File: flow/run.sh
#!/bin/bash
# the make line also repeats each setting of config.mk as NAME=value (left out here)
make -C /OpenROAD-flow-scripts/flow DESIGN_CONFIG=/design/flow/config.mk WORK_HOME=/design/flow/orfs CLKGATE_MAP_FILE= finish
File: flow/config.mk
export PLATFORM = sky130hd
export DESIGN_NAME = mips16
export DESIGN_NICKNAME = mips16
export VERILOG_FILES = /design/flow/design.v
export SDC_FILE = /design/flow/constraint.sdc
export NUM_CORES = 4
export LEC_CHECK = 0
export CAP_MARGIN = 20
export CORE_MARGIN = 2
export CORE_UTILIZATION = 71
export CTS_CLUSTER_SIZE = 37
export SLEW_MARGIN = 20
File: flow/constraint.sdc
create_clock -name core_clock -period 7.21 [get_ports {clk}]
set_input_delay 1.4420 -clock core_clock [delete_from_list [all_inputs] [get_ports {clk}]]
set_output_delay 1.4420 -clock core_clock [all_outputs]
set_load 0.01 [all_outputs]
File: flow/design.v
module ALU(a,b,cmd,res);
input [15:0] a,b;
input [2:0] cmd;
output [15:0] res;
assign res = (cmd==0) ? a+b : 
					(cmd==1) ? a-b : 
					(cmd==2) ? a&b : 
					(cmd==3) ? a|b : 
					(cmd==4) ? a^b : 
					(cmd==5) ? a << b : 
					(cmd==6) ? a >> b : 
					a >>> b;
endmodule
module MUX(sel,a,b,out);
parameter n=16;
input sel;
input [n-1:0] a,b;
output [n-1:0] out;
assign out = sel?b:a;
endmodule
module MUX2(sel,a,b,c,out);
parameter n=16;
input [1:0]sel;
input [n-1:0] a,b,c;
output [n-1:0] out;
assign out = sel==0?a:sel==1?b:c;
endmodule
module adder(a,b,result);
input[15:0] a,b;
output [15:0] result;
assign result = a+b;
endmodule
module sign_extend(in,out);
input [5:0] in;
output [15:0] out;
assign out= {{10{in[5]}},in};
endmodule
module controller(opcode,alu_com,w_en,pc_sel,reg1_data,reg2sel,alu_src,mem_write_en,mem_to_reg);
input [3:0] opcode;
input [15:0] reg1_data;
output reg w_en;
output pc_sel,reg2sel,alu_src,mem_write_en,mem_to_reg;
output reg [2:0] alu_com;
assign pc_sel= (opcode==4'b1100 &&reg1_data==0)?1:0;
assign reg2sel = (opcode==11)?1:0;
assign alu_src = (opcode>=9 && opcode <=11)?1:0;
assign mem_write_en = (opcode==11)?1:0;
assign mem_to_reg = (opcode==10)?0:1;
always@(opcode)begin
	case(opcode)
		1: alu_com=0;
		2: alu_com=1;
		3: alu_com=2;
		4: alu_com=3;
		5: alu_com=4;
		6: alu_com=5;
		7: alu_com=6;
		8: alu_com=7;
		9: alu_com=0;
		10: alu_com=0;
		11: alu_com=0;
		default: alu_com=0;
	endcase
	if(opcode>=1 && opcode <=10)
		w_en=1'b1;
	else
		w_en=1'b0;
end
endmodule
module hazard_detection(opcode,r1_decode,r2_decode,w_decode,w_exec,w_mem,w_wb,stall);
input [2:0] r1_decode,r2_decode,w_decode,w_exec,w_mem,w_wb;
input [3:0] opcode;
output stall;
assign stall = ( opcode >=1 && opcode <= 8)?
				(((r1_decode!=0) &&(r1_decode == w_exec || r1_decode==w_mem || r1_decode == w_wb))||
				((r2_decode!=0)&&( r2_decode == w_exec || r2_decode==w_mem || r2_decode == w_wb))?1:0):
				(( opcode== 9 || opcode==12|| opcode==10)?(((r1_decode!=0)&&(r1_decode == w_exec || r1_decode==w_mem || r1_decode == w_wb))?1:0):
				(( opcode == 11)?((((w_decode!=0)&&(w_decode == w_exec || w_decode==w_mem || w_decode == w_wb))||((r1_decode!=0)&&(r1_decode == w_exec || r1_decode==w_mem || r1_decode == w_wb)))?1:0):0));
endmodule
module forwardingUnit(forward_en,wb_mem,wb_wb,mem_reg,reg1,reg2,wb_reg,
									ex_opcode,mem_opcode,ALUsel1,ALUsel2,stall);
input forward_en,wb_mem,wb_wb;
input[2:0] mem_reg,wb_reg,reg1,reg2;
input [3:0] ex_opcode,mem_opcode;
output[1:0] ALUsel1,ALUsel2;
output stall;
assign ALUsel1 = (forward_en==0)?0: (((reg1!=0)&& (reg1==mem_reg))?1:(((reg1!=0)&&(reg1==wb_reg))?2:0))	;
assign ALUsel2 = (forward_en==0)?0: ( ((ex_opcode>=1 && ex_opcode<=8)||ex_opcode==11)?(((reg2!=0)&& (reg2==mem_reg&&wb_mem==1))?1:((reg2!=0)&&(reg2==wb_reg&&wb_wb==1))?2:0):0);
assign stall = (forward_en==0)?0: (((ex_opcode==10&&mem_opcode==11)||(mem_opcode==10)||(ex_opcode==10&&mem_opcode==10))&&(ALUsel1!=0||ALUsel2!=0))?1:0;	
endmodule
module pc(clk,rst,load,in,out);
input clk,rst,load;
input [15:0] in;
output [15:0]out;
reg [15:0] counter;
always@(posedge clk,posedge rst)begin
	if(rst)begin
		counter<=0;
	end
	else if(load) begin
		counter<=in;
	end
end
assign out = counter;
endmodule
module register(clk,rst,en,in,out);
parameter n=16;
input [n-1:0] in;
input clk,rst,en;
output reg [n-1:0] out;
always@(posedge clk,posedge rst) begin
	if(rst) out<=0;
	else if(en)
		out<=in;
end
endmodule
module fetch_id_reg(clk,rst,en,inst_out,inst_out_reg);
input [15:0] inst_out;
input clk,rst,en;
output reg [15:0] inst_out_reg;
always@(posedge clk,posedge rst)begin
 if(rst) inst_out_reg<=0;
 else if(en)
	inst_out_reg<=inst_out;
end
endmodule
module registerFile(clk,rst,rg_wrt_enable,rg_wrt_dest,rg_wrt_data,
		rg_rd_add1,rg_rd_data1,rg_rd_add2,rg_rd_data2,monitor_addr,monitor_data);
input clk,rst;
integer i;
input rg_wrt_enable;
input [2:0] rg_wrt_dest;
input [15:0] rg_wrt_data;
input [2:0] rg_rd_add1,monitor_addr;
output [15:0] rg_rd_data1;
input [2:0] rg_rd_add2;
output [15:0] rg_rd_data2,monitor_data;
reg [15:0] registers [7:0];
assign rg_rd_data1 = registers[rg_rd_add1];
assign rg_rd_data2 = registers[rg_rd_add2];
assign monitor_data = registers[monitor_addr];
always@(negedge clk)begin
	if(rst) begin
		registers [0] <= 0;
		registers [1] <= 0;
		registers [2] <= 0;
		registers [3] <= 0;
		registers [4] <= 0;
		registers [5] <= 0;
		registers [6] <= 0;
		registers [7] <= 0;
	end
	else if(rg_wrt_enable)begin
		registers[rg_wrt_dest] <= rg_wrt_data;
	end
	registers[0] <= 0;
end
endmodule
module mips16(clk,rst,imem_addr,imem_rdata,dmem_addr,dmem_wdata,dmem_we,dmem_rdata,dbg_raddr,dbg_rdata);
defparam id_ex.n=68;
defparam ex_mem.n=42;
defparam mem_wb.n=37;
input clk,rst;
output [15:0] imem_addr;
input [15:0] imem_rdata;
output [15:0] dmem_addr,dmem_wdata;
output dmem_we;
input [15:0] dmem_rdata;
input [2:0] dbg_raddr;
output [15:0] dbg_rdata;
wire pc_sel,reg2sel,alu_src,mem_write_en,mem_to_reg,enable2,enableBase;
wire [15:0] out_src1,out_src2,pc_out,pc_in,adder_out,sign_ex_out,branch_offset,monitor_regFile,aluIn2,mem_out,write_back_data;
wire [15:0] inst_out,inst_out_reg,rg_rd_data1,rg_rd_data2,alu_out,rg_wrt_data,branch_stall;
wire [2:0] alu_com,rg_wrt_dest,reg2src;
wire [67:0] id_ex_reg_out,id_ex_input,id_ex_next;
wire [41:0] ex_mem_reg_out,ex_mem_input;
wire [36:0] mem_wb_reg_out;
wire [1:0] ALUsel1,ALUsel2;
wire w_en,rg_wrt_enable,stall,reg_enable,memory_stall,forward_en,branch_hazard;
wire ready = 1'b0;
sign_extend ex(inst_out_reg[5:0],sign_ex_out);
adder add_offset(sign_ex_out,pc_out,branch_offset);
adder add1(16'd1,pc_out,adder_out);
MUX pc_mux(pc_sel,adder_out,branch_offset,pc_in);
pc p1(clk,rst,enableBase,pc_in,pc_out);
assign imem_addr = pc_out;
assign inst_out = imem_rdata;
assign branch_stall=inst_out& {16{~pc_sel}};
fetch_id_reg fe_id_reg(clk,rst,enableBase,branch_stall,inst_out_reg);
controller control(inst_out_reg[15:12],alu_com,w_en,pc_sel,rg_rd_data1,reg2sel,alu_src,mem_write_en,mem_to_reg);
hazard_detection hazard_detect(inst_out_reg[15:12],inst_out_reg[8:6],inst_out_reg[5:3],
								inst_out_reg[11:9],id_ex_reg_out[37:35],ex_mem_reg_out[2:0],mem_wb_reg_out[2:0],stall);
MUX #(3) reg2mux(reg2sel,inst_out_reg[5:3],inst_out_reg[11:9],reg2src);
registerFile regFile(clk,rst,rg_wrt_enable,rg_wrt_dest,rg_wrt_data,inst_out_reg[8:6],
				rg_rd_data1,reg2src,rg_rd_data2,dbg_raddr,monitor_regFile);
assign dbg_rdata = monitor_regFile;
assign id_ex_input = {inst_out_reg[15:12],inst_out_reg[8:6],reg2src,mem_to_reg,mem_write_en,alu_src,sign_ex_out,w_en,inst_out_reg[11:9],alu_com,rg_rd_data1,rg_rd_data2};
assign id_ex_next = memory_stall ? {id_ex_reg_out[67:32],out_src1,out_src2} : id_ex_input&{68{reg_enable}};
register id_ex(clk,rst,~ready,id_ex_next,id_ex_reg_out);
forwardingUnit fw(forward_en,ex_mem_reg_out[3],mem_wb_reg_out[3],ex_mem_reg_out[2:0]&{3{ex_mem_reg_out[3]}},id_ex_reg_out[63:61],id_ex_reg_out[60:58],mem_wb_reg_out[2:0]&{3{mem_wb_reg_out[3]}},
									id_ex_reg_out[67:64],ex_mem_reg_out[41:38],ALUsel1,ALUsel2,memory_stall);
MUX2 src2(ALUsel2,id_ex_reg_out[15:0],ex_mem_reg_out[19:4],write_back_data,out_src2);
MUX aluMux(id_ex_reg_out[55],out_src2,id_ex_reg_out[54:39],aluIn2);
MUX2 src1(ALUsel1,id_ex_reg_out[31:16],ex_mem_reg_out[19:4],write_back_data,out_src1);
ALU alu(out_src1,aluIn2,id_ex_reg_out[34:32],alu_out);
assign ex_mem_input = {id_ex_reg_out[67:64],id_ex_reg_out[57:56],out_src2,alu_out,id_ex_reg_out[38],id_ex_reg_out[37:35]};
register ex_mem(clk,rst,~ready,ex_mem_input&{42{~memory_stall}},ex_mem_reg_out);
assign dmem_addr = ex_mem_reg_out[19:4];
assign dmem_wdata = ex_mem_reg_out[35:20];
assign dmem_we = ex_mem_reg_out[36];
assign mem_out = dmem_rdata;
register mem_wb(clk,rst,1'b1,{ex_mem_reg_out[37],mem_out,ex_mem_reg_out[19:0]}&{37{~ready}},mem_wb_reg_out);
MUX wb_mux(mem_wb_reg_out[36],mem_wb_reg_out[35:20],mem_wb_reg_out[19:4],write_back_data);
assign rg_wrt_enable=mem_wb_reg_out[3];
assign rg_wrt_dest = mem_wb_reg_out[2:0];
assign rg_wrt_data = write_back_data;
assign forward_en = 1'b1;
assign branch_hazard = stall & (inst_out_reg[15:12]==4'd12);
assign reg_enable = ~branch_hazard;
assign enable2 = (forward_en==1&&memory_stall==1)?0:1;
assign enableBase = enable2 & reg_enable & ~ready;
endmodule
==> tab_implementation.tex, run 1 <==
% Generated from flow reports
\begin{tabular}{lr}
\hline
Metric & Value \\
\hline
\multicolumn{2}{l}{\textbf{Outcome}} \\
Result of the run & stopped before the end \\
Stage at which the flow ended & 5\_1\_grt \\
Run-stopping error & [ERROR GRT-0232] Routing congestion too high. Check the congestion heatmap in the GUI. \\
\multicolumn{2}{l}{\textbf{Logic synthesis}} \\
Flop and latch count out of synthesis & 297 \\
Post-Synth Simple-Gate Area & 12.9\% \\
Mux share & 17.4\% \\
Asr flop ratio synth & 56.9\% \\
Post-synth top cells & sky130\_fd\_sc\_hd\_\_nor2\_1, sky130\_fd\_sc\_hd\_\_dfrtp\_1, sky130\_fd\_sc\_hd\_\_nand2\_1 \\
Post-synthesis instance area & 19600 µm² \\
Mean instance size in the synthesized netlist & 10.2 µm² \\
Cell types with the largest area share after synthesis & sky130\_fd\_sc\_hd\_\_dfrtp\_1, sky130\_fd\_sc\_hd\_\_edfxtp\_1, sky130\_fd\_sc\_hd\_\_mux4\_2, sky130\_fd\_sc\_hd\_\_ha\_1, sky130\_fd\_sc\_hd\_\_mux2i\_1 \\
Netlist cell types & 94 \\
Yosys cell count & 1919 \\
Number of synthesis warnings & 7 \\
Post-synth EDFFs & 112 \\
Cells after Synth & 1919 \\
Most frequent cell after synthesis & sky130\_fd\_sc\_hd\_\_nor2\_1 \\
Top logic cell family in the synthesized netlist & multiplexers \\
Sequential area share after synthesis & 40.3\% \\
Cell type contributing the most total cell area after synthesis & sky130\_fd\_sc\_hd\_\_dfrtp\_1 \\
Area fraction in compound gates after synthesis & 15.5\% \\
Adders+Majority by Area & 5.22\% \\
Dominant register cell in the synthesized netlist & sky130\_fd\_sc\_hd\_\_dfrtp\_1 \\
Xor and xnor area share after synthesis & 2.77\% \\
Area share of the largest cell type after synthesis & 21.6\% \\
Yosys chip area & 19600 µm² \\
\multicolumn{2}{l}{\textbf{Die}} \\
Die span in y & 170 µm \\
Initial Util & 72.6\% \\
Number of ports placed on the die boundary & 102 \\
Count of standard-cell rows & 60 \\
Die Area & 29000 µm² \\
CORE AREA & 27000 µm² \\
Width of the chip & 170 µm \\
\multicolumn{2}{l}{\textbf{CTS}} \\
Num Clock Sinks & 297 \\
Max H-tree Level & 2 \\
Clk Tree Root Cell & sky130\_fd\_sc\_hd\_\_clkbuf\_16 \\
Hold-fix buffers at CTS & 0 \\
Num CTS Buffers & 34 \\
Maximum buffer depth of the clock tree & 3 \\
\multicolumn{2}{l}{\textbf{Global route}} \\
Total gr overflow & 42 \\
All-Layer GR Usage & 72.6\% \\
\multicolumn{2}{l}{\textbf{Placed design}} \\
Weighted congestion at the end of routability-driven global placement & 0.968 \\
Total instance count after detailed placement & 2408 \\
Sum of net half-perimeters after detailed placement & 45.5 mm \\
Port Buffer Count & 101 \\
\hline
\end{tabular}
timing repair:
item	CTS
pin swaps	16
resized	106
endpoints found under the hold margin	0
setup endpoints to repair	29
buffers inserted	21
routing by layer:
layer	global-route usage, %	overflow
met1	74.8	1
met2	88.7	20
met3	57.2	2
met4	69.0	19
met5	22.3	0
stage by stage:
step | area [µm²] | hold WS (ps) | worst slack (ps)
3_3_place_gp | 21900 | 334 | -659
2_1_floorplan | 19700 | 331 | -131
4_1_cts | 23800 | 396 | -897
3_5_place_dp | 21900 | 336 | -806
==> run 2: changes to the inputs <==
Settings changed: ABC_AREA set to 1, CAP_MARGIN 20 to 0, CELL_PAD_IN_SITES_GLOBAL_PLACEMENT set to 0, CORE_ASPECT_RATIO set to 0.8, CORE_MARGIN 2 to 5, CORE_UTILIZATION 71 to 59, CTS_CLUSTER_SIZE 37 to not set, GPL_TIMING_DRIVEN set to 1, SETUP_SLACK_MARGIN set to -0.24.
Clock period 7.21 ns to 9.77 ns, I/O delays scaled along.
==> tab_implementation.tex, run 2 <==
% Auto-generated results table
\begin{tabular}{lr}
\hline
Metric & Value \\
\hline
\multicolumn{2}{l}{\textbf{Setup path}} \\
Count of buffering cells on the critical path with inverters included & 4 \\
Timing startpoint of the critical path & regFile.registers[1][1] \\
Data required time of the critical path & 10220 ps \\
Maximum fanout along the worst path & 5 \\
Largest incremental delay on the critical path & 370 ps \\
Data arrival time of the worst path & 9940 ps \\
Reg2Reg Capture Point & p1.counter[15] \\
Reg2Reg Depth & 32 \\
Worst r2r src & regFile.registers[1][1] \\
Worst setup path end & p1.counter[15] \\
Top Family by Delay on Critical Path & simple AND/OR/NAND/NOR gates \\
Category of the worst setup path launch point & flip-flop \\
Worst reg-to-reg setup slack & 270 ps \\
Nature of the critical path endpoint & flip-flop \\
Dominant cell type by count on the critical path & sky130\_fd\_sc\_hd\_\_nand2\_1 \\
Cell type of the slowest stage on the worst timing path & sky130\_fd\_sc\_hd\_\_nor4\_2 \\
Logic depth of the worst setup path including buffers & 32 \\
Worst Path Class, Setup & flip-flop to flip-flop \\
\multicolumn{2}{l}{\textbf{Final timing}} \\
Actual transition at the worst max-transition pin & 1110 ps \\
Post-route setup TNS & 0 ps \\
Final setup vio count & 0 \\
Final number of hold-violating endpoints & 0 \\
Maximum clock skew at final layout & 97.2 ps \\
Hold slack final & 370 ps \\
Worst slew slack as a fraction of its limit & 24.1\% \\
Final max-slew violation count & 0 \\
Setup slack after layout & 273 ps \\
\multicolumn{2}{l}{\textbf{Cells and area}} \\
Post-layout net count & 2942 \\
Fillers & 2818 \\
Area grow syn2layout & 13.8\% \\
Core occupancy in the finished layout & 67.6\% \\
Cell area after layout & 22500 µm² \\
Final standard cell count with taps included and fillers excluded & 3283 \\
\multicolumn{2}{l}{\textbf{Logic synthesis}} \\
Cell type contributing the most total cell area after synthesis & sky130\_fd\_sc\_hd\_\_dfrtp\_1 \\
Flop and latch count out of synthesis & 297 \\
Yosys cell count & 2684 \\
Post-synthesis instance area & 19800 µm² \\
Sequential area share after synthesis & 40.0\% \\
Cells after Synth & 2684 \\
Area fraction in compound gates after synthesis & 19.3\% \\
Most frequent cell after synthesis & sky130\_fd\_sc\_hd\_\_nand2\_1 \\
Mux share & 0.304\% \\
Asr flop ratio synth & 56.9\% \\
Post-synth top cells & sky130\_fd\_sc\_hd\_\_nand2\_1, sky130\_fd\_sc\_hd\_\_o21ai\_0, sky130\_fd\_sc\_hd\_\_nor2\_1 \\
Mean instance size in the synthesized netlist & 7.37 µm² \\
Cell types with the largest area share after synthesis & sky130\_fd\_sc\_hd\_\_dfrtp\_1, sky130\_fd\_sc\_hd\_\_edfxtp\_1, sky130\_fd\_sc\_hd\_\_nand2\_1, sky130\_fd\_sc\_hd\_\_o21ai\_0, sky130\_fd\_sc\_hd\_\_nor2\_1 \\
Post-Synth Simple-Gate Area & 23.5\% \\
Number of synthesis warnings & 7 \\
Top logic cell family in the synthesized netlist & simple AND/OR/NAND/NOR gates \\
Area share of the largest cell type after synthesis & 21.4\% \\
Post-synth EDFFs & 112 \\
Xor and xnor area share after synthesis & 1.99\% \\
Yosys chip area & 19800 µm² \\
Dominant register cell in the synthesized netlist & sky130\_fd\_sc\_hd\_\_dfrtp\_1 \\
Adders+Majority by Area & 5.17\% \\
Netlist cell types & 53 \\
\multicolumn{2}{l}{\textbf{Flow run}} \\
Tool warnings & 201 \\
Number of maximum-capacitance violations & 0 \\
\multicolumn{2}{l}{\textbf{Pwr}} \\
Sequential power share & 20.9\% \\
Switching portion of total power & 53.4\% \\
Comb group & 5.77 mW \\
Power consumed by sequential cells & 1.93 mW \\
Combinational Power Share & 62.4\% \\
Total clock network power & 1.54 mW \\
Post-layout power & 9.25 mW \\
NetSw & 4.94 mW \\
Top power group & combinational logic \\
Pwr/cell area & 411 nW/µm² \\
Fraction of power consumed by the clock network & 16.7\% \\
Max VDD drop & 0.247 mV \\
Leak & 10.8 nW \\
Internal Dissipation & 4.31 mW \\
\multicolumn{2}{l}{\textbf{CTS}} \\
Clk\_lat worst skew & 610 ps \\
CTS tree & built \\
Setup bufs post-CTS & 0 \\
Maximum buffer depth of the clock tree & 3 \\
Max H-tree Level & 2 \\
Num CTS Buffers & 34 \\
Hold-fix buffers at CTS & 0 \\
Clk Tree Root Cell & sky130\_fd\_sc\_hd\_\_clkbuf\_16 \\
Clock transition at the registers of the reported paths & 60 ps \\
Num Clock Sinks & 297 \\
\multicolumn{2}{l}{\textbf{Die}} \\
Width of the chip & 215 µm \\
Die span in y & 174 µm \\
Count of standard-cell rows & 60 \\
Number of ports placed on the die boundary & 102 \\
Die Area & 37300 µm² \\
Initial Util & 59.4\% \\
CORE AREA & 33300 µm² \\
\multicolumn{2}{l}{\textbf{Detailed routing}} \\
Average routed wire per standard cell & 20.6 µm \\
Final antenna-violating net count & 0 \\
Final routed wirelength across all metal layers & 67.8 mm \\
Detailed-route via count & 20009 \\
Number of remaining DRC errors & 0 \\
Number of search-and-repair iterations in the first detailed-routing pass & 8 \\
Via density per instance & 6.09 \\
First-iteration detailed-routing DRC count & 2790 \\
Antenna diode instance count & 0 \\
\multicolumn{2}{l}{\textbf{Global route}} \\
Global-route wire length before repair & 105 mm \\
All-Layer GR Usage & 35.3\% \\
Maximum number of pins on one net before global-route repair & 100 \\
Via count of the first global-routing pass & 18944 \\
Total gr overflow & 0 \\
Antenna violations before repair & 1 \\
\multicolumn{2}{l}{\textbf{Hold path}} \\
Hold EP & mem\_wb.out[36] \\
Hold Startpoint & ex\_mem.out[37] \\
Hold path depth & 0 \\
Class of the most critical hold timing path & flip-flop to flip-flop \\
\multicolumn{2}{l}{\textbf{Placed design}} \\
Cell area after placement & 20900 µm² \\
Total instance count after detailed placement & 3096 \\
DP Worst Slack & 173 ps \\
Sum of net half-perimeters after detailed placement & 47.0 mm \\
Weighted congestion at the end of routability-driven global placement & 0.965 \\
Port Buffer Count & 101 \\
\multicolumn{2}{l}{\textbf{Outcome}} \\
Result of the run & finished clean \\
\hline
\end{tabular}
==> run 2: area by class of cell <==
type | count | area [µm²] | area share (%)
multi-input cells | 1941 | 10000 | 44.6
flip-flops and latches | 297 | 7920 | 35.2
repair buffers | 146 | 1340 | 5.96
inverters | 277 | 1040 | 4.64
clock buffers | 39 | 932 | 4.14
clock inverters | 149 | 696 | 3.09
well taps | 434 | 543 | 2.41
==> run 2: timing repair <==
item,CTS,global route
endpoints found under the hold margin,0,0
resized,0,10
setup endpoints to repair,0,3
==> run 2: metal layers <==
metal | global-route usage (%) | part of all wire [%]
met1 | 50.8 | 41
met2 | 51.2 | 42
met3 | 9.74 | 13
met4 | 12.9 | 3.7
met5 | 0 | 0.022
==> run 3: changes to the inputs <==
Settings changed: ABC_AREA 1 to not set, CAP_MARGIN 0 to 10, CELL_PAD_IN_SITES_GLOBAL_PLACEMENT 0 to not set, CORE_ASPECT_RATIO 0.8 to not set, CORE_MARGIN 5 to 2, CORE_UTILIZATION 59 to 72, CTS_CLUSTER_DIAMETER set to 27, CTS_CLUSTER_SIZE set to 36, GPL_TIMING_DRIVEN 1 to not set, SETUP_SLACK_MARGIN -0.24 to 2.03.
Clock period 9.77 ns to 7.28 ns, I/O delays scaled along.
==> tab_implementation.tex, run 3 <==
% Generated from flow reports
\begin{tabular}{lr}
\hline
Metric & Value \\
\hline
\multicolumn{2}{l}{\textbf{Outcome}} \\
Result of the run & stopped before the end \\
Stage at which the flow ended & 5\_1\_grt \\
Run-stopping error & [ERROR GRT-0116] Global routing finished with congestion. Check the congestion regions in the DRC Viewer. \\
\multicolumn{2}{l}{\textbf{Logic synthesis}} \\
Yosys chip area & 19600 µm² \\
Adders+Majority by Area & 5.22\% \\
Sequential area share after synthesis & 40.3\% \\
Post-synth EDFFs & 112 \\
Cell type contributing the most total cell area after synthesis & sky130\_fd\_sc\_hd\_\_dfrtp\_1 \\
Area fraction in compound gates after synthesis & 15.5\% \\
Area share of the largest cell type after synthesis & 21.6\% \\
Cell types with the largest area share after synthesis & sky130\_fd\_sc\_hd\_\_dfrtp\_1, sky130\_fd\_sc\_hd\_\_edfxtp\_1, sky130\_fd\_sc\_hd\_\_mux4\_2, sky130\_fd\_sc\_hd\_\_ha\_1, sky130\_fd\_sc\_hd\_\_mux2i\_1 \\
Post-synth top cells & sky130\_fd\_sc\_hd\_\_nor2\_1, sky130\_fd\_sc\_hd\_\_dfrtp\_1, sky130\_fd\_sc\_hd\_\_nand2\_1 \\
Dominant register cell in the synthesized netlist & sky130\_fd\_sc\_hd\_\_dfrtp\_1 \\
Most frequent cell after synthesis & sky130\_fd\_sc\_hd\_\_nor2\_1 \\
Cells after Synth & 1919 \\
Number of synthesis warnings & 7 \\
Flop and latch count out of synthesis & 297 \\
Top logic cell family in the synthesized netlist & multiplexers \\
Mux share & 17.4\% \\
Post-Synth Simple-Gate Area & 12.9\% \\
Yosys cell count & 1919 \\
Xor and xnor area share after synthesis & 2.77\% \\
Asr flop ratio synth & 56.9\% \\
Mean instance size in the synthesized netlist & 10.2 µm² \\
Post-synthesis instance area & 19600 µm² \\
Netlist cell types & 94 \\
\multicolumn{2}{l}{\textbf{Placed design}} \\
DP Worst Slack & -655 ps \\
Port Buffer Count & 101 \\
Weighted congestion at the end of routability-driven global placement & 0.988 \\
Sum of net half-perimeters after detailed placement & 44.9 mm \\
\multicolumn{2}{l}{\textbf{Global route}} \\
Total gr overflow & 1633 \\
All-Layer GR Usage & 99.1\% \\
\multicolumn{2}{l}{\textbf{CTS}} \\
Clk Tree Root Cell & sky130\_fd\_sc\_hd\_\_clkbuf\_16 \\
Num Clock Sinks & 297 \\
Max H-tree Level & 3 \\
Num CTS Buffers & 66 \\
Hold-fix buffers at CTS & 0 \\
Maximum buffer depth of the clock tree & 3 \\
\multicolumn{2}{l}{\textbf{Die}} \\
Width of the chip & 169 µm \\
Die span in y & 169 µm \\
Die Area & 28600 µm² \\
CORE AREA & 26900 µm² \\
Count of standard-cell rows & 60 \\
Number of ports placed on the die boundary & 102 \\
Initial Util & 73.0\% \\
\hline
\end{tabular}
run 3: repair_timing:
item | in CTS
buffers inserted | 44
cloned | 7
pin swaps | 28
setup endpoints to repair | 316
gates resized | 324
run 3: per-layer routing:
metal / overflow / GRT usage, %
met1: 97 / 92.4
met2: 948 / 114
met3: 96 / 86.1
met4: 452 / 109
met5: 40 / 79.1
run 3: through the flow:
step | std cells | area [µm²] | total power, mW | hold slack, ps
floorplan | 1934 | 20100 | 8.33 | 331
global placement | 2381 | 21900 | 10.4 | 334
detailed placement | 2381 | 21900 | 10.6 | 345
CTS | 2679 | 26100 | 15.1 | 366
==> run 4: changes to the inputs <==
Settings changed: CAP_MARGIN 10 to 20, CORE_UTILIZATION 72 to 40, CTS_CLUSTER_DIAMETER 27 to not set, CTS_CLUSTER_SIZE 36 to not set, SETUP_SLACK_MARGIN 2.03 to 2.36.
Clock period 7.28 ns to 10.8 ns, I/O delays scaled along.
==> tab_implementation.tex, run 4 <==
% Auto-generated results table
\begin{tabular}{lr}
\hline
Metric & Value \\
\hline
\multicolumn{2}{l}{\textbf{Pwr}} \\
Leak & 10.0 nW \\
Total clock network power & 1.44 mW \\
Post-layout power & 8.69 mW \\
Pwr/cell area & 373 nW/µm² \\
Comb group & 5.44 mW \\
Internal Dissipation & 4.35 mW \\
NetSw & 4.34 mW \\
Sequential power share & 20.9\% \\
Switching portion of total power & 49.9\% \\
Max VDD drop & 0.181 mV \\
Power consumed by sequential cells & 1.81 mW \\
Combinational Power Share & 62.6\% \\
Top power group & combinational logic \\
Fraction of power consumed by the clock network & 16.5\% \\
\multicolumn{2}{l}{\textbf{Outcome}} \\
Result of the run & finished clean \\
\multicolumn{2}{l}{\textbf{Logic synthesis}} \\
Cells after Synth & 1919 \\
Dominant register cell in the synthesized netlist & sky130\_fd\_sc\_hd\_\_dfrtp\_1 \\
Top logic cell family in the synthesized netlist & multiplexers \\
Cell type contributing the most total cell area after synthesis & sky130\_fd\_sc\_hd\_\_dfrtp\_1 \\
Mux share & 17.4\% \\
Mean instance size in the synthesized netlist & 10.2 µm² \\
Post-synthesis instance area & 19600 µm² \\
Post-synth top cells & sky130\_fd\_sc\_hd\_\_nor2\_1, sky130\_fd\_sc\_hd\_\_dfrtp\_1, sky130\_fd\_sc\_hd\_\_nand2\_1 \\
Adders+Majority by Area & 5.22\% \\
Netlist cell types & 94 \\
Post-Synth Simple-Gate Area & 12.9\% \\
Flop and latch count out of synthesis & 297 \\
Asr flop ratio synth & 56.9\% \\
Most frequent cell after synthesis & sky130\_fd\_sc\_hd\_\_nor2\_1 \\
Area fraction in compound gates after synthesis & 15.5\% \\
Cell types with the largest area share after synthesis & sky130\_fd\_sc\_hd\_\_dfrtp\_1, sky130\_fd\_sc\_hd\_\_edfxtp\_1, sky130\_fd\_sc\_hd\_\_mux4\_2, sky130\_fd\_sc\_hd\_\_ha\_1, sky130\_fd\_sc\_hd\_\_mux2i\_1 \\
Post-synth EDFFs & 112 \\
Area share of the largest cell type after synthesis & 21.6\% \\
Yosys cell count & 1919 \\
Number of synthesis warnings & 7 \\
Xor and xnor area share after synthesis & 2.77\% \\
Sequential area share after synthesis & 40.3\% \\
Yosys chip area & 19600 µm² \\
\multicolumn{2}{l}{\textbf{Hold path}} \\
Hold EP & mem\_wb.out[36] \\
Class of the most critical hold timing path & flip-flop to flip-flop \\
Hold path depth & 0 \\
Hold Startpoint & ex\_mem.out[37] \\
\multicolumn{2}{l}{\textbf{Global route}} \\
Routing layer with the top usage in global route & met2 \\
Antenna violations before repair & 0 \\
Met3 usage in global routing & 5.36\% \\
Global-route wire length before repair & 101 mm \\
Maximum number of pins on one net before global-route repair & 77 \\
Met2 GRT Util & 42.3\% \\
GR Util met1 & 35.5\% \\
Total gr overflow & 0 \\
All-Layer GR Usage & 26.4\% \\
Via count of the first global-routing pass & 16586 \\
\multicolumn{2}{l}{\textbf{Detailed routing}} \\
Average routed wire per standard cell & 24.2 µm \\
Antenna diode instance count & 0 \\
Number of remaining DRC errors & 0 \\
First-iteration detailed-routing DRC count & 1892 \\
Final routed wirelength across all metal layers & 66.7 mm \\
Via density per instance & 6.06 \\
Final antenna-violating net count & 0 \\
Number of search-and-repair iterations in the first detailed-routing pass & 6 \\
Detailed-route via count & 16712 \\
\multicolumn{2}{l}{\textbf{Flow run}} \\
Number of maximum-capacitance violations & 0 \\
Tool warnings & 202 \\
\multicolumn{2}{l}{\textbf{CTS}} \\
Maximum buffer depth of the clock tree & 3 \\
Num CTS Buffers & 37 \\
Max H-tree Level & 2 \\
Clock transition at the registers of the reported paths & 60 ps \\
Clk Tree Root Cell & sky130\_fd\_sc\_hd\_\_clkbuf\_16 \\
Num Clock Sinks & 297 \\
Clk\_lat worst skew & 630 ps \\
CTS tree & built \\
Hold-fix buffers at CTS & 0 \\
\multicolumn{2}{l}{\textbf{Setup path}} \\
Dominant cell type by count on the critical path & sky130\_fd\_sc\_hd\_\_a21o\_1 \\
Worst reg-to-reg setup slack & 1000 ps \\
Largest incremental delay on the critical path & 520 ps \\
Worst setup path end & p1.counter[15] \\
Nature of the critical path endpoint & flip-flop \\
Category of the worst setup path launch point & flip-flop \\
Cell type of the slowest stage on the worst timing path & sky130\_fd\_sc\_hd\_\_mux4\_2 \\
Top Family by Delay on Critical Path & AND-OR/OR-AND gates \\
Maximum fanout along the worst path & 6 \\
Reg2Reg Capture Point & p1.counter[15] \\
Worst Path Class, Setup & flip-flop to flip-flop \\
Data required time of the critical path & 11230 ps \\
Count of buffering cells on the critical path with inverters included & 1 \\
Reg2Reg Depth & 19 \\
Worst r2r src & regFile.registers[4][11] \\
Cell Chain, Critical Path & mux4\_2 > mux2i\_4 > nand4\_1 > nor4\_1 > and4\_4 > nand2\_4 > inv\_2 > ha\_4 > a21o\_1 > a21o\_1 > a21o\_1 > a21o\_1 > a21oi\_2 > o211ai\_1 > a31oi\_1 > o2111ai\_1 > xnor2\_1 > nor2\_1 > xor2\_1 \\
Data arrival time of the worst path & 10230 ps \\
Timing startpoint of the critical path & regFile.registers[4][11] \\
Logic depth of the worst setup path including buffers & 19 \\
\multicolumn{2}{l}{\textbf{Die}} \\
CORE AREA & 48600 µm² \\
Number of ports placed on the die boundary & 102 \\
Die Area & 50800 µm² \\
Die span in y & 225 µm \\
Width of the chip & 225 µm \\
Count of standard-cell rows & 81 \\
Initial Util & 40.3\% \\
\multicolumn{2}{l}{\textbf{Final timing}} \\
Final number of hold-violating endpoints & 0 \\
Worst slew slack as a fraction of its limit & 24.4\% \\
Maximum clock skew at final layout & 87.4 ps \\
Post-route setup TNS & 0 ps \\
Actual transition at the worst max-transition pin & 1100 ps \\
Hold slack final & 348 ps \\
Final setup vio count & 0 \\
RSZ-0062 raised after global routing & true \\
Final max-slew violation count & 0 \\
\multicolumn{2}{l}{\textbf{Cells and area}} \\
Final standard cell count with taps included and fillers excluded & 2760 \\
Logic area & 11000 µm² \\
Combined flip-flop and latch cell area & 7910 µm² \\
Core occupancy in the finished layout & 47.9\% \\
Fillers & 4536 \\
Area grow syn2layout & 18.9\% \\
Post-layout net count & 2228 \\
\multicolumn{2}{l}{\textbf{Placed design}} \\
Sum of net half-perimeters after detailed placement & 44.6 mm \\
Port Buffer Count & 101 \\
Weighted congestion at the end of routability-driven global placement & 0.917 \\
Total instance count after detailed placement & 2530 \\
\hline
\end{tabular}
[run 4: layout make-up]
type                    instances  area share, %
repair buffers                177           6.87
repair inverters                2         0.0751
well taps                     622           3.34
clock inverters               147           2.81
multi-input cells            1387           47.2
inverters                      81           1.37
flip-flops and latches        297           33.9
clock buffers                  47           4.39
[run 4: layer usage]
metal	vias to the layer above	wire length [µm]
met4	0	2400
met5	-	0
met3	143	5850
met2	887	31400
li1	7431	-
met1	8251	27100
[run 4: through the flow]
step	setup WS, ps	instance area, µm²
floorplan	1670	20000
global placement	812	21200
detailed placement	743	21200
CTS	1130	23200
global route	817	23300
finish	1000	23300
[run 4: repair_timing]
action | CTS | global route
gates cloned | 3 | 0
gates resized | 102 | 16
endpoints found under the setup margin | 256 | 31
pin swaps | 9 | 7
setup buffers | 27 | 6
==> run 5: changes to the inputs <==
Settings changed: CORE_UTILIZATION 40 to 55, CTS_CLUSTER_SIZE set to 96, SETUP_SLACK_MARGIN 2.36 to not set.
Clock period 10.8 ns to 8.62 ns, I/O delays scaled along.
==> tab_implementation.tex, run 5 <==
% Auto-generated results table
\begin{tabular}{lr}
\hline
Metric & Value \\
\hline
\multicolumn{2}{l}{\textbf{CTS}} \\
CTS tree & built \\
Num CTS Buffers & 35 \\
Clock transition at the registers of the reported paths & 60 ps \\
Num Clock Sinks & 297 \\
Maximum buffer depth of the clock tree & 3 \\
Clk\_lat worst skew & 610 ps \\
Hold-fix buffers at CTS & 0 \\
Max H-tree Level & 2 \\
Clk Tree Root Cell & sky130\_fd\_sc\_hd\_\_clkbuf\_16 \\
\multicolumn{2}{l}{\textbf{Logic synthesis}} \\
Post-synth EDFFs & 112 \\
Mean instance size in the synthesized netlist & 10.2 µm² \\
Mux share & 17.4\% \\
Cell types with the largest area share after synthesis & sky130\_fd\_sc\_hd\_\_dfrtp\_1, sky130\_fd\_sc\_hd\_\_edfxtp\_1, sky130\_fd\_sc\_hd\_\_mux4\_2, sky130\_fd\_sc\_hd\_\_ha\_1, sky130\_fd\_sc\_hd\_\_mux2i\_1 \\
Number of synthesis warnings & 7 \\
Dominant register cell in the synthesized netlist & sky130\_fd\_sc\_hd\_\_dfrtp\_1 \\
Most frequent cell after synthesis & sky130\_fd\_sc\_hd\_\_nor2\_1 \\
Top logic cell family in the synthesized netlist & multiplexers \\
Post-synthesis instance area & 19600 µm² \\
Cells after Synth & 1919 \\
Asr flop ratio synth & 56.9\% \\
Post-synth top cells & sky130\_fd\_sc\_hd\_\_nor2\_1, sky130\_fd\_sc\_hd\_\_dfrtp\_1, sky130\_fd\_sc\_hd\_\_nand2\_1 \\
Yosys chip area & 19600 µm² \\
Area fraction in compound gates after synthesis & 15.5\% \\
Post-Synth Simple-Gate Area & 12.9\% \\
Netlist cell types & 94 \\
Cell type contributing the most total cell area after synthesis & sky130\_fd\_sc\_hd\_\_dfrtp\_1 \\
Yosys cell count & 1919 \\
Area share of the largest cell type after synthesis & 21.6\% \\
Adders+Majority by Area & 5.22\% \\
Flop and latch count out of synthesis & 297 \\
Xor and xnor area share after synthesis & 2.77\% \\
Sequential area share after synthesis & 40.3\% \\
\multicolumn{2}{l}{\textbf{Hold path}} \\
Hold EP & mem\_wb.out[36] \\
Hold path depth & 0 \\
Hold Startpoint & ex\_mem.out[37] \\
Class of the most critical hold timing path & flip-flop to flip-flop \\
\multicolumn{2}{l}{\textbf{Final timing}} \\
Worst slew slack as a fraction of its limit & 25.3\% \\
Final setup vio count & 5 \\
Maximum clock skew at final layout & 72.5 ps \\
Post-route setup TNS & -268 ps \\
Actual transition at the worst max-transition pin & 1090 ps \\
Final number of hold-violating endpoints & 0 \\
Setup slack after layout & -83.0 ps \\
Hold slack final & 356 ps \\
Final max-slew violation count & 0 \\
RSZ-0062 raised after global routing & true \\
\multicolumn{2}{l}{\textbf{Setup path}} \\
Data arrival time of the worst path & 9140 ps \\
Worst reg-to-reg setup slack & -80 ps \\
Nature of the critical path endpoint & flip-flop \\
Cell Chain, Critical Path & mux4\_2 > mux2i\_1 > nand4\_1 > nor4\_2 > and4\_1 > buf\_6 > buf\_4 > buf\_6 > and2\_1 > ha\_1 > a21boi\_1 > o21ai\_1 > a21boi\_1 > o21ai\_1 > a21o\_1 > and2\_4 > a21oi\_2 > xnor2\_1 > mux2\_4 \\
Worst Path Class, Setup & flip-flop to flip-flop \\
Timing startpoint of the critical path & regFile.registers[5][7] \\
Top Family by Delay on Critical Path & simple AND/OR/NAND/NOR gates \\
Category of the worst setup path launch point & flip-flop \\
Worst r2r src & regFile.registers[5][7] \\
Largest incremental delay on the critical path & 470 ps \\
Reg2Reg Depth & 19 \\
Logic depth of the worst setup path including buffers & 19 \\
Count of buffering cells on the critical path with inverters included & 3 \\
Data required time of the critical path & 9050 ps \\
Worst setup path end & p1.counter[12] \\
Cell type of the slowest stage on the worst timing path & sky130\_fd\_sc\_hd\_\_mux4\_2 \\
Reg2Reg Capture Point & p1.counter[12] \\
Maximum fanout along the worst path & 17 \\
\multicolumn{2}{l}{\textbf{Placed design}} \\
Cell area after placement & 21600 µm² \\
Port Buffer Count & 101 \\
Sum of net half-perimeters after detailed placement & 44.1 mm \\
Weighted congestion at the end of routability-driven global placement & 0.941 \\
Total instance count after detailed placement & 2473 \\
\multicolumn{2}{l}{\textbf{Pwr}} \\
Max VDD drop & 0.260 mV \\
Post-layout power & 11.0 mW \\
Sequential power share & 20.6\% \\
Pwr/cell area & 465 nW/µm² \\
Leak & 10.3 nW \\
Power consumed by sequential cells & 2.26 mW \\
Switching portion of total power & 48.9\% \\
Total clock network power & 1.88 mW \\
Combinational Power Share & 62.3\% \\
Comb group & 6.83 mW \\
Fraction of power consumed by the clock network & 17.2\% \\
Internal Dissipation & 5.60 mW \\
Top power group & combinational logic \\
NetSw & 5.37 mW \\
\multicolumn{2}{l}{\textbf{Cells and area}} \\
Final standard cell count with taps included and fillers excluded & 2679 \\
Cell area after layout & 23600 µm² \\
Post-layout net count & 2309 \\
Area grow syn2layout & 20.3\% \\
\multicolumn{2}{l}{\textbf{Detailed routing}} \\
Antenna diode instance count & 0 \\
Final routed wirelength across all metal layers & 64.6 mm \\
First-iteration detailed-routing DRC count & 1802 \\
Detailed-route via count & 16990 \\
Via density per instance & 6.34 \\
Number of remaining DRC errors & 0 \\
Number of search-and-repair iterations in the first detailed-routing pass & 6 \\
Final antenna-violating net count & 0 \\
Average routed wire per standard cell & 24.1 µm \\
\multicolumn{2}{l}{\textbf{Die}} \\
Die span in y & 193 µm \\
Number of ports placed on the die boundary & 102 \\
Die Area & 37200 µm² \\
Initial Util & 55.5\% \\
CORE AREA & 35300 µm² \\
Width of the chip & 193 µm \\
Count of standard-cell rows & 69 \\
\multicolumn{2}{l}{\textbf{Global route}} \\
Global-route wire length before repair & 97.4 mm \\
Maximum number of pins on one net before global-route repair & 102 \\
All-Layer GR Usage & 35.2\% \\
GR Util met1 & 48.8\% \\
Total gr overflow & 0 \\
Via count of the first global-routing pass & 16522 \\
Antenna violations before repair & 0 \\
Met3 usage in global routing & 8.18\% \\
Routing layer with the top usage in global route & met2 \\
Met2 GRT Util & 53.3\% \\
\multicolumn{2}{l}{\textbf{Flow run}} \\
Number of maximum-capacitance violations & 0 \\
Tool warnings & 204 \\
\multicolumn{2}{l}{\textbf{Outcome}} \\
Failed layout checks & setup timing \\
Result of the run & failed layout checks \\
\hline
\end{tabular}
==> run 5: area by class of cell <==
type	count	area, µm²
clock buffers	41	982
clock inverters	150	766
fillers	2828	11700
inverters	81	312
multi-input cells	1386	10800
flip-flops and latches	297	7920
well taps	461	577
repair buffers	263	2240
==> run 5: repair_timing <==
action	4_1_cts	5_1_grt
setup endpoints to repair	5	6
pin swaps	13	22
gates cloned	0	0
buffers inserted	11	6
gates resized	18	22
==> run 5: through the flow <==
step                      worst slack (ps)  utilization [%]
after floorplan                       70.3                -
after global placement                -216             61.1
after detailed placement              -352             61.1
after CTS                            0.288             66.4
after global routing                  -310             66.8
final                                -83.0             66.8
==> run 5: layer usage <==
metal | up-vias | wire length, µm
met5 | - | 0
met3 | 130 | 6030
li1 | 7578 | -
met1 | 8376 | 26700
met2 | 906 | 29400
met4 | 0 | 2380
==> run 6: changes to the inputs <==
Settings changed: ABC_AREA set to 1, CORE_ASPECT_RATIO set to 1.53, CORE_UTILIZATION 55 to 70, CTS_CLUSTER_DIAMETER set to 347, CTS_CLUSTER_SIZE 96 to not set, GPL_ROUTABILITY_DRIVEN set to 0, GPL_TIMING_DRIVEN set to 1, SETUP_SLACK_MARGIN set to -0.1.
Clock period 8.62 ns to 8.24 ns, I/O delays scaled along.
==> tab_implementation.tex, run 6 <==
% Auto-generated results table
\begin{tabular}{lr}
\hline
Metric & Value \\
\hline
\multicolumn{2}{l}{\textbf{Outcome}} \\
Result of the run & failed layout checks \\
Failed layout checks & setup timing \\
\multicolumn{2}{l}{\textbf{CTS}} \\
CTS tree & built \\
Num Clock Sinks & 297 \\
Max H-tree Level & 1 \\
Maximum buffer depth of the clock tree & 3 \\
Hold-fix buffers at CTS & 0 \\
Clk\_lat worst skew & 630 ps \\
Clock transition at the registers of the reported paths & 70 ps \\
Clk Tree Root Cell & sky130\_fd\_sc\_hd\_\_clkbuf\_16 \\
Num CTS Buffers & 29 \\
\multicolumn{2}{l}{\textbf{Final timing}} \\
RSZ-0062 raised after global routing & true \\
Actual transition at the worst max-transition pin & 1110 ps \\
Worst slew slack as a fraction of its limit & 23.8\% \\
Final setup vio count & 4 \\
Hold slack final & 367 ps \\
Final max-slew violation count & 0 \\
Setup slack after layout & -267 ps \\
Maximum clock skew at final layout & 65.5 ps \\
Final number of hold-violating endpoints & 0 \\
\multicolumn{2}{l}{\textbf{Pwr}} \\
Sequential power share & 21.0\% \\
Top power group & combinational logic \\
Total clock network power & 1.62 mW \\
Max VDD drop & 0.458 mV \\
Pwr/cell area & 471 nW/µm² \\
Internal Dissipation & 5.05 mW \\
Comb group & 6.98 mW \\
Leak & 11.2 nW \\
Switching portion of total power & 53.6\% \\
NetSw & 5.84 mW \\
Fraction of power consumed by the clock network & 14.9\% \\
Combinational Power Share & 64.1\% \\
Power consumed by sequential cells & 2.29 mW \\
\multicolumn{2}{l}{\textbf{Detailed routing}} \\
Detailed-route via count & 21069 \\
Final routed wirelength across all metal layers & 66.5 mm \\
Antenna diode instance count & 0 \\
Average routed wire per standard cell & 20.2 µm \\
First-iteration detailed-routing DRC count & 2206 \\
Via density per instance & 6.40 \\
Final antenna-violating net count & 0 \\
Number of search-and-repair iterations in the first detailed-routing pass & 8 \\
Number of remaining DRC errors & 0 \\
\multicolumn{2}{l}{\textbf{Cells and area}} \\
Logic area & 10200 µm² \\
Final standard cell count with taps included and fillers excluded & 3294 \\
Post-layout net count & 3037 \\
Area grow syn2layout & 16.9\% \\
Combined flip-flop and latch cell area & 7920 µm² \\
Fillers & 1825 \\
\multicolumn{2}{l}{\textbf{Setup path}} \\
Reg2Reg Depth & 32 \\
Dominant cell type by count on the critical path & sky130\_fd\_sc\_hd\_\_nand2\_1 \\
Reg2Reg Capture Point & p1.counter[15] \\
Worst Path Class, Setup & flip-flop to flip-flop \\
Category of the worst setup path launch point & flip-flop \\
Worst r2r src & regFile.registers[1][11] \\
Timing startpoint of the critical path & regFile.registers[1][11] \\
Maximum fanout along the worst path & 4 \\
Top Family by Delay on Critical Path & simple AND/OR/NAND/NOR gates \\
Logic depth of the worst setup path including buffers & 32 \\
Worst reg-to-reg setup slack & -270 ps \\
Cell type of the slowest stage on the worst timing path & sky130\_fd\_sc\_hd\_\_nor4\_2 \\
Nature of the critical path endpoint & flip-flop \\
Data required time of the critical path & 8750 ps \\
Count of buffering cells on the critical path with inverters included & 4 \\
Largest incremental delay on the critical path & 390 ps \\
Data arrival time of the worst path & 9010 ps \\
Worst setup path end & p1.counter[15] \\
\multicolumn{2}{l}{\textbf{Global route}} \\
Total gr overflow & 0 \\
Via count of the first global-routing pass & 20825 \\
Maximum number of pins on one net before global-route repair & 101 \\
Antenna violations before repair & 0 \\
All-Layer GR Usage & 43.8\% \\
Global-route wire length before repair & 103 mm \\
\multicolumn{2}{l}{\textbf{Logic synthesis}} \\
Cell type contributing the most total cell area after synthesis & sky130\_fd\_sc\_hd\_\_dfrtp\_1 \\
Cell types with the largest area share after synthesis & sky130\_fd\_sc\_hd\_\_dfrtp\_1, sky130\_fd\_sc\_hd\_\_edfxtp\_1, sky130\_fd\_sc\_hd\_\_nand2\_1, sky130\_fd\_sc\_hd\_\_o21ai\_0, sky130\_fd\_sc\_hd\_\_nor2\_1 \\
Mean instance size in the synthesized netlist & 7.37 µm² \\
Area fraction in compound gates after synthesis & 19.3\% \\
Dominant register cell in the synthesized netlist & sky130\_fd\_sc\_hd\_\_dfrtp\_1 \\
Asr flop ratio synth & 56.9\% \\
Post-synth top cells & sky130\_fd\_sc\_hd\_\_nand2\_1, sky130\_fd\_sc\_hd\_\_o21ai\_0, sky130\_fd\_sc\_hd\_\_nor2\_1 \\
Post-synthesis instance area & 19800 µm² \\
Number of synthesis warnings & 7 \\
Yosys chip area & 19800 µm² \\
Netlist cell types & 53 \\
Adders+Majority by Area & 5.17\% \\
Sequential area share after synthesis & 40.0\% \\
Mux share & 0.304\% \\
Post-Synth Simple-Gate Area & 23.5\% \\
Yosys cell count & 2684 \\
Post-synth EDFFs & 112 \\
Most frequent cell after synthesis & sky130\_fd\_sc\_hd\_\_nand2\_1 \\
Flop and latch count out of synthesis & 297 \\
Top logic cell family in the synthesized netlist & simple AND/OR/NAND/NOR gates \\
Cells after Synth & 2684 \\
Area share of the largest cell type after synthesis & 21.4\% \\
Xor and xnor area share after synthesis & 1.99\% \\
\multicolumn{2}{l}{\textbf{Placed design}} \\
Sum of net half-perimeters after detailed placement & 46.2 mm \\
Port Buffer Count & 101 \\
Total instance count after detailed placement & 3102 \\
\multicolumn{2}{l}{\textbf{Die}} \\
Width of the chip & 140 µm \\
Die Area & 29700 µm² \\
Die span in y & 212 µm \\
Initial Util & 70.8\% \\
Number of ports placed on the die boundary & 102 \\
CORE AREA & 28000 µm² \\
Count of standard-cell rows & 76 \\
\multicolumn{2}{l}{\textbf{Flow run}} \\
Number of maximum-capacitance violations & 0 \\
Tool warnings & 204 \\
\multicolumn{2}{l}{\textbf{Hold path}} \\
Class of the most critical hold timing path & flip-flop to flip-flop \\
Hold Startpoint & ex\_mem.out[37] \\
Hold path depth & 0 \\
Hold EP & mem\_wb.out[36] \\
\hline
\end{tabular}
==> run 6: cell type report <==
class                   instances  area share [%]
clock inverters               143            2.73
clock buffers                  39            3.47
repair buffers                246            9.05
flip-flops and latches        297            34.2
inverters                     277            4.54
multi-input cells            1941            44.1
well taps                     351            1.90
==> run 6: per-layer routing <==
metal	GRT usage, %	part of all wire (%)	vias up	wire length [µm]
li1	-	-	9379	-
met1	46.3	32	9647	21500
met2	75.2	48	1561	32200
met3	8.98	10	482	6950
met4	35.4	8.8	0	5870
met5	0	0	-	0
==> run 6: repair_timing <==
item                       4_1_cts  5_1_grt
setup endpoints to repair        5        5
buffers inserted                 3        8
gates resized                   26       45
gates cloned                     0        0
pin swaps                       14       29
==> run 6: metrics by stage <==
step	total power [mW]	instance area (µm²)	setup TNS (ps)	utilization (%)	setup slack (ps)
after global routing	11.6	23100	-2260	82.7	-609
final	10.9	23100	-701	82.7	-267
after detailed placement	8.92	21400	-973	76.7	-344
after floorplan	7.04	19800	0	-	374
after CTS	10.5	22900	-214	82.0	-96.6
after global placement	8.75	21400	-69.9	76.7	-46.5
==> run 7: changes to the inputs <==
Settings changed: ABC_AREA 1 to 0, CELL_PAD_IN_SITES_DETAIL_PLACEMENT set to 2, CELL_PAD_IN_SITES_GLOBAL_PLACEMENT set to 1, CORE_ASPECT_RATIO 1.53 to not set, CORE_UTILIZATION 70 to 40, CTS_CLUSTER_DIAMETER 347 to not set, GPL_ROUTABILITY_DRIVEN 0 to not set, GPL_TIMING_DRIVEN 1 to not set, PLACE_DENSITY_LB_ADDON set to 0.21, SETUP_SLACK_MARGIN -0.1 to 0.08, SLEW_MARGIN 20 to 5, TNS_END_PERCENT set to 45.
Clock period 8.24 ns to 11.0 ns, I/O delays scaled along.
==> tab_implementation.tex, run 7 <==
% Auto-generated results table
\begin{tabular}{lr}
\hline
Metric & Value \\
\hline
\multicolumn{2}{l}{\textbf{Cells and area}} \\
Area grow syn2layout & 17.0\% \\
Core occupancy in the finished layout & 47.2\% \\
Final standard cell count with taps included and fillers excluded & 2740 \\
Post-layout net count & 2205 \\
Fillers & 5011 \\
\multicolumn{2}{l}{\textbf{Pwr}} \\
Max VDD drop & 0.219 mV \\
Total clock network power & 1.61 mW \\
Comb group & 5.75 mW \\
Sequential power share & 19.8\% \\
NetSw & 4.85 mW \\
Fraction of power consumed by the clock network & 17.5\% \\
Internal Dissipation & 4.33 mW \\
Pwr/cell area & 400 nW/µm² \\
Leak & 9.79 nW \\
Power consumed by sequential cells & 1.82 mW \\
Top power group & combinational logic \\
Switching portion of total power & 52.8\% \\
Combinational Power Share & 62.7\% \\
\multicolumn{2}{l}{\textbf{Hold path}} \\
Hold Startpoint & ex\_mem.out[37] \\
Class of the most critical hold timing path & flip-flop to flip-flop \\
Hold path depth & 0 \\
Hold EP & mem\_wb.out[36] \\
\multicolumn{2}{l}{\textbf{Global route}} \\
Maximum number of pins on one net before global-route repair & 96 \\
Total gr overflow & 0 \\
All-Layer GR Usage & 34.5\% \\
Via count of the first global-routing pass & 19667 \\
Global-route wire length before repair & 130 mm \\
Antenna violations before repair & 0 \\
\multicolumn{2}{l}{\textbf{Logic synthesis}} \\
Number of synthesis warnings & 7 \\
Yosys chip area & 19600 µm² \\
Netlist cell types & 94 \\
Post-Synth Simple-Gate Area & 12.9\% \\
Most frequent cell after synthesis & sky130\_fd\_sc\_hd\_\_nor2\_1 \\
Dominant register cell in the synthesized netlist & sky130\_fd\_sc\_hd\_\_dfrtp\_1 \\
Top logic cell family in the synthesized netlist & multiplexers \\
Flop and latch count out of synthesis & 297 \\
Sequential area share after synthesis & 40.3\% \\
Xor and xnor area share after synthesis & 2.77\% \\
Mux share & 17.4\% \\
Post-synth EDFFs & 112 \\
Area fraction in compound gates after synthesis & 15.5\% \\
Area share of the largest cell type after synthesis & 21.6\% \\
Cell types with the largest area share after synthesis & sky130\_fd\_sc\_hd\_\_dfrtp\_1, sky130\_fd\_sc\_hd\_\_edfxtp\_1, sky130\_fd\_sc\_hd\_\_mux4\_2, sky130\_fd\_sc\_hd\_\_ha\_1, sky130\_fd\_sc\_hd\_\_mux2i\_1 \\
Mean instance size in the synthesized netlist & 10.2 µm² \\
Asr flop ratio synth & 56.9\% \\
Cell type contributing the most total cell area after synthesis & sky130\_fd\_sc\_hd\_\_dfrtp\_1 \\
Yosys cell count & 1919 \\
Post-synthesis instance area & 19600 µm² \\
Adders+Majority by Area & 5.22\% \\
Cells after Synth & 1919 \\
Post-synth top cells & sky130\_fd\_sc\_hd\_\_nor2\_1, sky130\_fd\_sc\_hd\_\_dfrtp\_1, sky130\_fd\_sc\_hd\_\_nand2\_1 \\
\multicolumn{2}{l}{\textbf{Placed design}} \\
Port Buffer Count & 101 \\
Weighted congestion at the end of routability-driven global placement & 0.914 \\
Sum of net half-perimeters after detailed placement & 54.0 mm \\
Total instance count after detailed placement & 2537 \\
DP Worst Slack & 359 ps \\
\multicolumn{2}{l}{\textbf{Final timing}} \\
Actual transition at the worst max-transition pin & 1170 ps \\
RSZ-0062 raised after global routing & false \\
Final setup vio count & 0 \\
Setup slack after layout & 438 ps \\
Post-route setup TNS & 0 ps \\
Final max-slew violation count & 0 \\
Final number of hold-violating endpoints & 0 \\
Maximum clock skew at final layout & 112 ps \\
Worst slew slack as a fraction of its limit & 19.8\% \\
\multicolumn{2}{l}{\textbf{Detailed routing}} \\
Number of remaining DRC errors & 0 \\
Number of search-and-repair iterations in the first detailed-routing pass & 6 \\
Detailed-route via count & 17906 \\
Final routed wirelength across all metal layers & 87.0 mm \\
Average routed wire per standard cell & 31.7 µm \\
Via density per instance & 6.54 \\
Final antenna-violating net count & 0 \\
First-iteration detailed-routing DRC count & 1786 \\
\multicolumn{2}{l}{\textbf{Setup path}} \\
Largest incremental delay on the critical path & 510 ps \\
Worst setup path end & p1.counter[15] \\
Data arrival time of the worst path & 11010 ps \\
Worst Path Class, Setup & flip-flop to flip-flop \\
Top Family by Delay on Critical Path & simple AND/OR/NAND/NOR gates \\
Worst r2r src & regFile.registers[3][11] \\
Cell Chain, Critical Path & mux4\_2 > mux2i\_2 > nand4\_1 > nor4\_2 > and4\_4 > buf\_4 > and2\_1 > ha\_1 > and3\_1 > a21oi\_1 > o211ai\_1 > a31oi\_1 > o2111ai\_1 > xnor2\_1 > nor2\_1 > xor2\_1 \\
Worst reg-to-reg setup slack & 440 ps \\
Category of the worst setup path launch point & flip-flop \\
Data required time of the critical path & 11450 ps \\
Nature of the critical path endpoint & flip-flop \\
Count of buffering cells on the critical path with inverters included & 1 \\
Reg2Reg Capture Point & p1.counter[15] \\
Timing startpoint of the critical path & regFile.registers[3][11] \\
Reg2Reg Depth & 16 \\
Logic depth of the worst setup path including buffers & 16 \\
Cell type of the slowest stage on the worst timing path & sky130\_fd\_sc\_hd\_\_mux4\_2 \\
Maximum fanout along the worst path & 18 \\
\multicolumn{2}{l}{\textbf{CTS}} \\
CTS tree & built \\
Hold-fix buffers at CTS & 0 \\
Num CTS Buffers & 38 \\
Clk Tree Root Cell & sky130\_fd\_sc\_hd\_\_clkbuf\_16 \\
Max H-tree Level & 2 \\
Maximum buffer depth of the clock tree & 3 \\
Num Clock Sinks & 297 \\
Clk\_lat worst skew & 680 ps \\
Clock transition at the registers of the reported paths & 70 ps \\
\multicolumn{2}{l}{\textbf{Flow run}} \\
Tool warnings & 199 \\
Number of maximum-capacitance violations & 0 \\
\multicolumn{2}{l}{\textbf{Die}} \\
Initial Util & 40.3\% \\
Width of the chip & 225 µm \\
Die Area & 50800 µm² \\
Number of ports placed on the die boundary & 102 \\
Die span in y & 225 µm \\
CORE AREA & 48600 µm² \\
Count of standard-cell rows & 81 \\
\multicolumn{2}{l}{\textbf{Outcome}} \\
Result of the run & finished clean \\
\hline
\end{tabular}
## run 7: layout make-up
| class | instances | area [µm²] | area share, % |
|---|---|---|---|
| Inverter | 81 | 312 | 1.36 |
| Tap cell | 622 | 778 | 3.39 |
| Clock inverter | 154 | 800 | 3.48 |
| Timing Repair Buffer | 156 | 1470 | 6.40 |
| Multi-Input combinational cell | 1386 | 10700 | 46.5 |
| Sequential cell | 297 | 7910 | 34.5 |
| Clock buffer | 43 | 1000 | 4.35 |
| Antenna cell | 1 | 2.50 | 0.0109 |
## run 7: through the flow
stage,power (mW),instance area (µm²),hold WS (ps)
floorplan,5.47,19700,331
detailed placement,7.25,21100,344
global placement,7.01,21100,336
CTS,9.00,22900,359
global route,9.65,23000,376
finish,9.18,23000,357
## run 7: per-layer routing
metal,vias to the layer above,share of wire [%],track usage (%)
met5,-,0,0
met4,0,6.1,19.4
met3,306,8.7,7.90
met2,1077,47,55.3
met1,9158,38,42.9
li1,7365,-,-
## run 7: what timing repair did
action,4_1_cts,5_1_grt
hold endpoints to repair,0,0
setup buffers,0,0
endpoints found under the setup margin,1,3
gates cloned,0,0
pin swaps,0,0
gates resized,1,6
==> run 8: changes to the inputs <==
Settings changed: CAP_MARGIN 20 to 0, CORE_ASPECT_RATIO set to 0.79, CTS_CLUSTER_SIZE set to 56, GPL_TIMING_DRIVEN set to 0, MAX_ROUTING_LAYER set to met4, MIN_ROUTING_LAYER set to met2, SLEW_MARGIN 5 to 40.
==> tab_implementation.tex, run 8 <==
% Generated from flow reports
\begin{tabular}{lr}
\hline
Metric & Value \\
\hline
\multicolumn{2}{l}{\textbf{CTS}} \\
Setup bufs post-CTS & 0 \\
Clk Tree Root Cell & sky130\_fd\_sc\_hd\_\_clkbuf\_16 \\
Num Clock Sinks & 297 \\
Max H-tree Level & 2 \\
Maximum buffer depth of the clock tree & 3 \\
Num CTS Buffers & 35 \\
\multicolumn{2}{l}{\textbf{Placed design}} \\
Weighted congestion at the end of routability-driven global placement & 1.03 \\
DP Worst Slack & -224 ps \\
Sum of net half-perimeters after detailed placement & 68.6 mm \\
Port Buffer Count & 99 \\
Total instance count after detailed placement & 2666 \\
\multicolumn{2}{l}{\textbf{Logic synthesis}} \\
Post-Synth Simple-Gate Area & 12.9\% \\
Mux share & 17.4\% \\
Yosys chip area & 19600 µm² \\
Cells after Synth & 1919 \\
Area share of the largest cell type after synthesis & 21.6\% \\
Asr flop ratio synth & 56.9\% \\
Post-synth EDFFs & 112 \\
Cell types with the largest area share after synthesis & sky130\_fd\_sc\_hd\_\_dfrtp\_1, sky130\_fd\_sc\_hd\_\_edfxtp\_1, sky130\_fd\_sc\_hd\_\_mux4\_2, sky130\_fd\_sc\_hd\_\_ha\_1, sky130\_fd\_sc\_hd\_\_mux2i\_1 \\
Top logic cell family in the synthesized netlist & multiplexers \\
Yosys cell count & 1919 \\
Adders+Majority by Area & 5.22\% \\
Most frequent cell after synthesis & sky130\_fd\_sc\_hd\_\_nor2\_1 \\
Number of synthesis warnings & 7 \\
Post-synthesis instance area & 19600 µm² \\
Area fraction in compound gates after synthesis & 15.5\% \\
Dominant register cell in the synthesized netlist & sky130\_fd\_sc\_hd\_\_dfrtp\_1 \\
Netlist cell types & 94 \\
Flop and latch count out of synthesis & 297 \\
Mean instance size in the synthesized netlist & 10.2 µm² \\
Sequential area share after synthesis & 40.3\% \\
Xor and xnor area share after synthesis & 2.77\% \\
Post-synth top cells & sky130\_fd\_sc\_hd\_\_nor2\_1, sky130\_fd\_sc\_hd\_\_dfrtp\_1, sky130\_fd\_sc\_hd\_\_nand2\_1 \\
Cell type contributing the most total cell area after synthesis & sky130\_fd\_sc\_hd\_\_dfrtp\_1 \\
\multicolumn{2}{l}{\textbf{Die}} \\
CORE AREA & 48600 µm² \\
Initial Util & 40.3\% \\
Count of standard-cell rows & 72 \\
Die span in y & 201 µm \\
Die Area & 50800 µm² \\
Width of the chip & 253 µm \\
Number of ports placed on the die boundary & 102 \\
\multicolumn{2}{l}{\textbf{Global route}} \\
All-Layer GR Usage & 70.1\% \\
Total gr overflow & 52 \\
\multicolumn{2}{l}{\textbf{Outcome}} \\
Stage at which the flow ended & 5\_1\_grt \\
Run-stopping error & [ERROR GRT-0116] Global routing finished with congestion. Check the congestion regions in the DRC Viewer. \\
Result of the run & stopped before the end \\
\hline
\end{tabular}
-- run 8: timing repair --
action                                  CTS
pin swaps                                 2
gates resized                             6
endpoints found under the setup margin    7
hold buffers                              0
-- run 8: stage by stage --
stage                     cell area (µm²)  hold WS, ps  utilization (%)  power, mW  TNS, ps
after CTS                           23300          366             47.8       9.39        0
after detailed placement            21600          344             44.5       7.81     -776
after global placement              21400          343             44.1       7.60  -169420
after floorplan                     19700          331                -       5.47        0
-- run 8: metal layers --
metal	GRT usage (%)	overflow
met3	83.1	50
met1	-	-
met2	74.7	1
met5	-	-
met4	39.0	1
Power is estimated from default activity; no workload was simulated.
